==> inputs of 03-27 <==
==> flow/design.v (excerpt) <==
module fp_adder_top (
    input  logic        clk,
    input  logic        rst,
    input  logic        start,
    input  logic [31:0] operand_normalized_ieee_a,
    input  logic [31:0] operand_normalized_ieee_b,
    input  logic        op,
    output logic [31:0] final_sum,
    output logic        finish,
    output logic        zero,
    output logic        overflow,
    output logic        underflow
);
clock: 40.0 ns
lec_check: 0
abc_area: 1
cap_margin: 20
cell_pad_in_sites_global_placement: 2
core_aspect_ratio: 1.14
core_margin: 4
core_utilization: 40
cts_cluster_diameter: 319
cts_cluster_size: 10
gpl_routability_driven: 0
gpl_timing_driven: 1
hold_slack_margin: 0.12
min_routing_layer: met1
slew_margin: 30
tns_end_percent: 75
run.sh (not shown) runs the stock make flow with config.mk's settings and CLKGATE_MAP_FILE=.
==> 01-23: changes against 03-27 <==
Settings changed: ABC_AREA 1 to unset, CELL_PAD_IN_SITES_GLOBAL_PLACEMENT 2 to unset, CORE_ASPECT_RATIO 1.14 to unset, CORE_MARGIN 4 to 2, CORE_UTILIZATION 40 to 69, CTS_CLUSTER_DIAMETER 319 to 166, CTS_CLUSTER_SIZE 10 to 96, GPL_ROUTABILITY_DRIVEN 0 to unset, GPL_TIMING_DRIVEN 1 to unset, HOLD_SLACK_MARGIN 0.12 to unset, MIN_ROUTING_LAYER met1 to unset, PLACE_DENSITY set to 0.37, SLEW_MARGIN 30 to 20, TNS_END_PERCENT 75 to 10.
==> flow/constraint.sdc (replaced) <==
create_clock -name core_clock -period 41.9 [get_ports {clk}]
set_input_delay 8.3800 -clock core_clock [delete_from_list [all_inputs] [get_ports {clk}]]
set_output_delay 8.3800 -clock core_clock [all_outputs]
set_load 0.01 [all_outputs]
==> 03-19: changes against 03-27 <==
Settings changed: CAP_MARGIN 20 to 25, CELL_PAD_IN_SITES_GLOBAL_PLACEMENT 2 to 0, CORE_ASPECT_RATIO 1.14 to unset, CORE_MARGIN 4 to 2, CORE_UTILIZATION 40 to 32, CTS_CLUSTER_DIAMETER 319 to unset, CTS_CLUSTER_SIZE 10 to 12, GPL_ROUTABILITY_DRIVEN 0 to unset, GPL_TIMING_DRIVEN 1 to unset, HOLD_SLACK_MARGIN 0.12 to unset, MIN_ROUTING_LAYER met1 to unset, PLACE_DENSITY set to 0.42, SLEW_MARGIN 30 to 20, TNS_END_PERCENT 75 to unset.
==> flow/constraint.sdc (replaced) <==
create_clock -name core_clock -period 60.9 [get_ports {clk}]
set_input_delay 12.1800 -clock core_clock [delete_from_list [all_inputs] [get_ports {clk}]]
set_output_delay 12.1800 -clock core_clock [all_outputs]
set_load 0.01 [all_outputs]
==> comparison table <==
Worst hold stages: 01-23 1; 03-27 2; 03-19 2
Met3 track demand over resource: 01-23 0.149; 03-27 0.0255; 03-19 0.0194
Synthesized cell area: 01-23 30800 um^2; 03-27 27100 um^2; 03-19 27100 um^2
Slowest library cell on the worst path: 01-23 sky130_fd_sc_hd__or4_4; 03-27 sky130_fd_sc_hd__o21ai_0; 03-19 sky130_fd_sc_hd__nor2_1
Vias: 01-23 36700; 03-27 31800; 03-19 31700
Startpoint of the most critical setup path: 01-23 a_q[23]$_DFF_P_; 03-27 a_q[29]$_DFF_P_; 03-19 a_q[26]$_DFF_P_
Area fraction in compound gates: 01-23 0.355; 03-27 0.199; 03-19 0.199
Top cell area share: 01-23 0.0960; 03-27 0.237; 03-19 0.237
Yosys Instances: 01-23 4446; 03-27 5276; 03-19 5276
Global routing usage summed across all routing layers: 01-23 0.464; 03-27 0.274; 03-19 0.244
Worst slack at placement: 01-23 -1.81 ns; 03-27 0.834 ns; 03-19 16.92 ns
Yosys xor share: 01-23 0.0432; 03-27 0.0242; 03-19 0.0242
Final critical delay including setup and external delays: 01-23 40.26 ns; 03-27 35.43 ns; 03-19 43.31 ns
Antenna violations before repair: 01-23 6; 03-27 2; 03-19 1
Worst rel slew slack: 01-23 0.180; 03-27 0.330; 03-19 0.314
Final cycle utilization of the critical path: 01-23 0.961; 03-27 0.886; 03-19 0.711
Worst Path Arrival: 01-23 40.58 ns; 03-27 35.74 ns; 03-19 43.61 ns
Flop share of the area: 01-23 0.0606; 03-27 0.0703; 03-19 0.0702
Result of the run: 01-23 complete, no violations; 03-27 complete, no violations; 03-19 complete, no violations
Final standard cell count with taps included and fillers excluded: 01-23 5145; 03-27 6101; 03-19 6350

========
==> build 71: inputs <==
==> flow/design.v <==
module adder_floating_point(
							input logic signed [31:0]  operand_normalized_ieee_a , operand_normalized_ieee_b , 
							output logic signed [31:0]  final_sum , 
							output logic zero ,
							output logic overflow ,
							output logic underflow ,
							input logic op 
							);
logic carrynan;
logic signed [24:0]  fraction_a , fraction_b ; 
logic signed [24:0] sum ; 
logic [7:0] exponent_a , exponent_b , positive_difference , biggest_exponent;
logic signB;
always_comb
	begin
	sum = 0;
	carrynan = 0;
	overflow = 0;
	underflow = 0;
	signB=op^operand_normalized_ieee_b[31];
		fraction_a [22:0] = operand_normalized_ieee_a [22:0] ;
		fraction_a[23] = 1 ;
		fraction_a[24] = 0 ;
		exponent_a = operand_normalized_ieee_a [30:23] ;
		fraction_b [22:0] = operand_normalized_ieee_b [22:0] ;
		fraction_b[23] = 1 ;
		fraction_b[24] = 0 ;
		exponent_b = operand_normalized_ieee_b [30:23] ;
	if(exponent_a >= exponent_b)
		begin	
			positive_difference = exponent_a - exponent_b;
			fraction_b >>>= positive_difference ;
			biggest_exponent = exponent_a ; 
		end
	else 
		begin
			positive_difference = exponent_b - exponent_a;
			fraction_a>>>= positive_difference ;
			biggest_exponent = exponent_b;
		end
		if (&exponent_a & ~&exponent_b)
			final_sum = operand_normalized_ieee_a ;
		else if (&exponent_b & ~&exponent_a)
			begin	
			final_sum[30:0] = operand_normalized_ieee_b[30:0] ;
			final_sum[31] = signB ;
			end
		else if (&exponent_a & &exponent_b )
			begin
					if (operand_normalized_ieee_a[31] != signB)
							final_sum = 32'b01111111100000000000000000000001 ;
						else 
							begin
								{carrynan,final_sum[22:0]} = fraction_a + fraction_b ;
								final_sum[31] = operand_normalized_ieee_a[31];
								final_sum [30:23] = biggest_exponent ;
								if(carrynan)
									final_sum = 32'b01111111100000000000000000000001 ;
							end
			end
		else if ((operand_normalized_ieee_a==0)&(operand_normalized_ieee_b==0))
						final_sum = 32'b0;
		else if ((~&exponent_a & ~&exponent_b) & (operand_normalized_ieee_a[22:0] == operand_normalized_ieee_b[22:0]) & (operand_normalized_ieee_a[31] != signB) & (exponent_a == exponent_b) )
						final_sum = 32'b0;
			else
				begin
if(operand_normalized_ieee_a[31]==signB)
begin
		sum = fraction_a + fraction_b;	
		final_sum[31]=operand_normalized_ieee_a[31];
		if (sum[24] == 1 )
		begin
			biggest_exponent= biggest_exponent + 1 ;
			sum=sum>>1;
end					
end
else
if (exponent_a > exponent_b)
begin
			sum = fraction_a - fraction_b;	
      final_sum[31]=operand_normalized_ieee_a[31];
end
else if (exponent_a < exponent_b)
  begin
		sum = fraction_b - fraction_a;	
final_sum[31]=signB;
end
else if (fraction_a>=fraction_b)
  begin
		sum=fraction_a - fraction_b;
    final_sum[31]=operand_normalized_ieee_a[31];
end
else
  begin
		sum=fraction_b - fraction_a;
	final_sum[31]=signB;
	end
        if (sum[23]==0)
        for(int i =0 ; i<=23;i=i+1)	
        begin
          if(sum[23]==0)
          begin
            if (biggest_exponent>=1) 
            begin	
            biggest_exponent=biggest_exponent-1;
            sum=sum<<1;
            end
          end
        end
 if (sum[24] == 1 )
		begin
			biggest_exponent= biggest_exponent + 1 ;
			sum=sum>>1;
			end     
final_sum[30:23]=biggest_exponent;
final_sum[22:0]=sum[22:0];
		end
if (biggest_exponent == 0)
			begin
			underflow = 1 ; 
			end
else if (biggest_exponent > 8'd254)
			begin
			overflow = 1 ;
			end
zero = (~|final_sum);
end
endmodule
module fp_adder_top (
    input  logic        clk,
    input  logic        rst,
    input  logic        start,
    input  logic [31:0] operand_normalized_ieee_a,
    input  logic [31:0] operand_normalized_ieee_b,
    input  logic        op,
    output logic [31:0] final_sum,
    output logic        finish,
    output logic        zero,
    output logic        overflow,
    output logic        underflow
);
  logic [31:0] a_q, b_q;
  logic        op_q, valid_q;
  logic [31:0] sum_d;
  logic        zero_d, overflow_d, underflow_d;
  always_ff @(posedge clk) begin
    a_q  <= operand_normalized_ieee_a;
    b_q  <= operand_normalized_ieee_b;
    op_q <= op;
    if (rst) valid_q <= 1'b0;
    else     valid_q <= start;
  end
  adder_floating_point u_add (
      .operand_normalized_ieee_a(a_q),
      .operand_normalized_ieee_b(b_q),
      .final_sum(sum_d),
      .zero(zero_d),
      .overflow(overflow_d),
      .underflow(underflow_d),
      .op(op_q)
  );
  always_ff @(posedge clk) begin
    final_sum <= sum_d;
    zero      <= zero_d;
    overflow  <= overflow_d;
    underflow <= underflow_d;
    if (rst) finish <= 1'b0;
    else     finish <= valid_q;
  end
endmodule
==> flow/run.sh <==
#!/bin/bash
# the make line also repeats each setting of config.mk as NAME=value (left out here)
make -C /OpenROAD-flow-scripts/flow DESIGN_CONFIG=/design/flow/config.mk WORK_HOME=/design/flow/orfs CLKGATE_MAP_FILE= finish
==> flow/config.mk <==
export PLATFORM = sky130hd
export DESIGN_NAME = fp_adder_top
export DESIGN_NICKNAME = fp_adder_top
export VERILOG_FILES = /design/flow/design.v
export SDC_FILE = /design/flow/constraint.sdc
export NUM_CORES = 4
export LEC_CHECK = 0
export ABC_AREA = 1
export CAP_MARGIN = 20
export CORE_ASPECT_RATIO = 0.5
export CORE_MARGIN = 2
export CORE_UTILIZATION = 72
export CTS_CLUSTER_DIAMETER = 298
export CTS_CLUSTER_SIZE = 15
export PLACE_DENSITY_LB_ADDON = 0.18
export SETUP_SLACK_MARGIN = 4.78
export SLEW_MARGIN = 20
==> flow/constraint.sdc <==
create_clock -name core_clock -period 15.9 [get_ports {clk}]
set_input_delay 3.1800 -clock core_clock [delete_from_list [all_inputs] [get_ports {clk}]]
set_output_delay 3.1800 -clock core_clock [all_outputs]
set_load 0.01 [all_outputs]
==> build 36: changes against build 71 <==
- ABC_AREA: 1 -> not set
- CORE_ASPECT_RATIO: 0.5 -> not set
- CORE_UTILIZATION: 72 -> 40
- CTS_CLUSTER_DIAMETER: 298 -> not set
- CTS_CLUSTER_SIZE: 15 -> not set
- PLACE_DENSITY_LB_ADDON: 0.18 -> not set
- SETUP_SLACK_MARGIN: 4.78 -> not set
==> flow/constraint.sdc (replaced) <==
create_clock -name core_clock -period 38.9 [get_ports {clk}]
set_input_delay 7.7800 -clock core_clock [delete_from_list [all_inputs] [get_ports {clk}]]
set_output_delay 7.7800 -clock core_clock [all_outputs]
set_load 0.01 [all_outputs]
==> deck_impl_summary.md <==
Flow Results at a Glance

Run status
  • Status: finished clean

Logic synthesis
  • Main area contributors: mux2i_1, dfxtp_1, a21oi_1, nand2_1, nor2_1
  • Synthesized cell area: 30760 µm²
  • Post-Syn Nets: 4654
  • Compound-gate portion of the synthesized area: 0.3550
  • Xor and xnor area share after synthesis: 0.04320
  • Mapped Cells: 4446

Floorplan
  • Core area: 76080 µm²
  • Die width: 281.3 µm
  • Die area: 79120 µm²
That was build 36.
==> deck_impl_summary.md <==
Physical Implementation Snapshot

Logic synthesis
  • Synth Register Bits: 102
  • Main area contributors: nand2_1, o21ai_0, inv_1, dfxtp_1, nand3_1
  • Top cells by count, synth: nand2_1, inv_1, o21ai_0, nor2_1, nand3_1
  • Post-Syn Nets: 5484
  • Xor and xnor area share after synthesis: 0.02424
  • Mapped Cells: 5276
  • Synthesized cell area: 27100 µm²
  • Chip Area, Yosys: 27100 µm²
  • Compound-gate portion of the synthesized area: 0.1986
  • Adders+Majority by Area: 0.06601

Run status
  • Run Error: [ERROR DPL-0038] Utilization greater than 100%, impossible to legalize
  • Status: stopped before the end
  • Failing step: detailed placement

Floorplan
  • Die area: 39310 µm²
  • Die width: 278.4 µm
  • Core area: 37220 µm²
That was build 71.

========
==> inputs of v24 <==
RTL: the design.v shown in full above, as it stands there.
Settings: LEC_CHECK=0, CAP_MARGIN=20, CORE_MARGIN=2, CORE_UTILIZATION=40, SLEW_MARGIN=20; clock period 40.0 ns.
==> inputs of v32, as changes to v24 <==
ABC_AREA = 1   (was not set)
CELL_PAD_IN_SITES_GLOBAL_PLACEMENT = 1   (was not set)
CORE_ASPECT_RATIO = 1.18   (was not set)
CORE_MARGIN = 8   (was 2)
CORE_UTILIZATION = 15   (was 40)
GPL_ROUTABILITY_DRIVEN = 1   (was not set)
GPL_TIMING_DRIVEN = 0   (was not set)
PLACE_DENSITY = 0.89   (was not set)
SETUP_SLACK_MARGIN = 5.0   (was not set)
SLEW_MARGIN = 5   (was 20)
TNS_END_PERCENT = 25   (was not set)
==> flow/constraint.sdc (replaced) <==
create_clock -name core_clock -period 59.1 [get_ports {clk}]
set_input_delay 11.8200 -clock core_clock [delete_from_list [all_inputs] [get_ports {clk}]]
set_output_delay 11.8200 -clock core_clock [all_outputs]
set_load 0.01 [all_outputs]
==> inputs of v33, as changes to v24 <==
ABC_AREA = 1   (was not set)
CORE_ASPECT_RATIO = 0.5   (was not set)
CORE_UTILIZATION = 72   (was 40)
CTS_CLUSTER_DIAMETER = 298   (was not set)
CTS_CLUSTER_SIZE = 100   (was not set)
SETUP_SLACK_MARGIN = 4.78   (was not set)
==> flow/constraint.sdc (replaced) <==
create_clock -name core_clock -period 15.9 [get_ports {clk}]
set_input_delay 3.1800 -clock core_clock [delete_from_list [all_inputs] [get_ports {clk}]]
set_output_delay 3.1800 -clock core_clock [all_outputs]
set_load 0.01 [all_outputs]
==> comparison table <==
Syn-to-layout area delta: v24 13.87%; v32 16.06%; v33 -
Tally of unique sky130hd cells used after synthesis: v24 180; v32 65; v33 65
Area fraction in full adders, half adders and majority gates: v24 5.850%; v32 6.601%; v33 6.601%
Post-synth area from yosys stat: v24 0.03076 mm²; v32 0.02710 mm²; v33 0.02710 mm²
Drt initial violations: v24 2960; v32 2214; v33 -
Floorplan-stage core utilization: v24 40.43%; v32 15.08%; v33 72.81%
Crit path required time: v24 40.24 ns; v32 59.31 ns; v33 -
Yosys aoi share: v24 35.50%; v32 19.86%; v33 19.86%
H-tree levels: v24 3; v32 3; v33 -
Number of logic stages on the critical path including buffering: v24 186; v32 259; v33 -
Hold Path Origin: v24 valid_q; v32 valid_q; v33 -
Simple-gate portion of the synthesized area: v24 28.04%; v32 47.10%; v33 47.10%
Clock slew seen by the registers of the worst setup and hold paths: v24 0.07 ns; v32 0.07 ns; v33 -
Number of antenna repair diodes: v24 1; v32 0; v33 -
Stage-log warning count: v24 103; v32 103; v33 -
Clock network share of area: v24 0.8288%; v32 1.034%; v33 -
Post-cts gate resize count: v24 15; v32 0; v33 -
Final Util: v24 46.04%; v32 17.50%; v33 -
Area of the multi-input gates: v24 0.02748 mm²; v32 0.02085 mm²; v33 -
Status: v24 finished clean; v32 finished clean; v33 aborted with a tool error
Last stage reached: v24 -; v32 -; v33 detailed placement
Final standard cell count with taps included and fillers excluded: v24 5649; v32 7789; v33 -
Max-area cell share: v24 9.601%; v32 23.65%; v33 23.65%
TNS Setup: v24 0 ns; v32 0 ns; v33 -
Final worst hold slack: v24 0.4454 ns; v32 0.4071 ns; v33 -

========
==> 07-02: inputs <==
RTL: the design.v shown in full above, as it stands there.
clock: 40.0 ns
lec_check: 0
abc_area: 0
cap_margin: 20
cell_pad_in_sites_global_placement: 1
core_margin: 2
core_utilization: 40
cts_cluster_diameter: 268
cts_cluster_size: 99
place_density: 0.41
slew_margin: 0
tns_end_percent: 5
==> inputs of 08-26, as changes to 07-02 <==
==> flow/config.mk (replaced) <==
export PLATFORM = sky130hd
export DESIGN_NAME = fp_adder_top
export DESIGN_NICKNAME = fp_adder_top
export VERILOG_FILES = /design/flow/design.v
export SDC_FILE = /design/flow/constraint.sdc
export NUM_CORES = 4
export LEC_CHECK = 0
export ABC_AREA = 1
export CAP_MARGIN = 20
export CORE_ASPECT_RATIO = 1.14
export CORE_MARGIN = 2
export CORE_UTILIZATION = 40
export GPL_TIMING_DRIVEN = 1
export MIN_ROUTING_LAYER = met1
export SETUP_SLACK_MARGIN = 4.79
export SLEW_MARGIN = 20
==> inputs of 01-15, as changes to 07-02 <==
==> flow/config.mk (replaced) <==
export PLATFORM = sky130hd
export DESIGN_NAME = fp_adder_top
export DESIGN_NICKNAME = fp_adder_top
export VERILOG_FILES = /design/flow/design.v
export SDC_FILE = /design/flow/constraint.sdc
export NUM_CORES = 4
export LEC_CHECK = 0
export CAP_MARGIN = 20
export CORE_MARGIN = 2
export CORE_UTILIZATION = 58
export SLEW_MARGIN = 20
==> flow/constraint.sdc (replaced) <==
create_clock -name core_clock -period 21.6 [get_ports {clk}]
set_input_delay 4.3200 -clock core_clock [delete_from_list [all_inputs] [get_ports {clk}]]
set_output_delay 4.3200 -clock core_clock [all_outputs]
set_load 0.01 [all_outputs]
==> inputs of 05-07, as changes to 07-02 <==
==> flow/config.mk (replaced) <==
export PLATFORM = sky130hd
export DESIGN_NAME = fp_adder_top
export DESIGN_NICKNAME = fp_adder_top
export VERILOG_FILES = /design/flow/design.v
export SDC_FILE = /design/flow/constraint.sdc
export NUM_CORES = 4
export LEC_CHECK = 0
export CAP_MARGIN = 20
export CORE_MARGIN = 2
export CORE_UTILIZATION = 50
export SETUP_SLACK_MARGIN = 5.0
export SLEW_MARGIN = 20
==> flow/constraint.sdc (replaced) <==
create_clock -name core_clock -period 21.6 [get_ports {clk}]
set_input_delay 4.3200 -clock core_clock [delete_from_list [all_inputs] [get_ports {clk}]]
set_output_delay 4.3200 -clock core_clock [all_outputs]
set_load 0.01 [all_outputs]
==> summary of the runs <==
Register-to-register slack: 08-26 is better than 07-02 (5.8 ns).
In 05-07 the clock-buffer cell count is lower than in 08-26, by 1.
In 05-07 the synthesized cell count is smaller than in 08-26, by 16%.
07-02 finished with timing, DRC and antenna clean. 01-15 never finished: it broke off in 5_1_grt on GRT-0232. 08-26 ran to the end with no violations. 05-07 produced a layout that fails on setup timing.
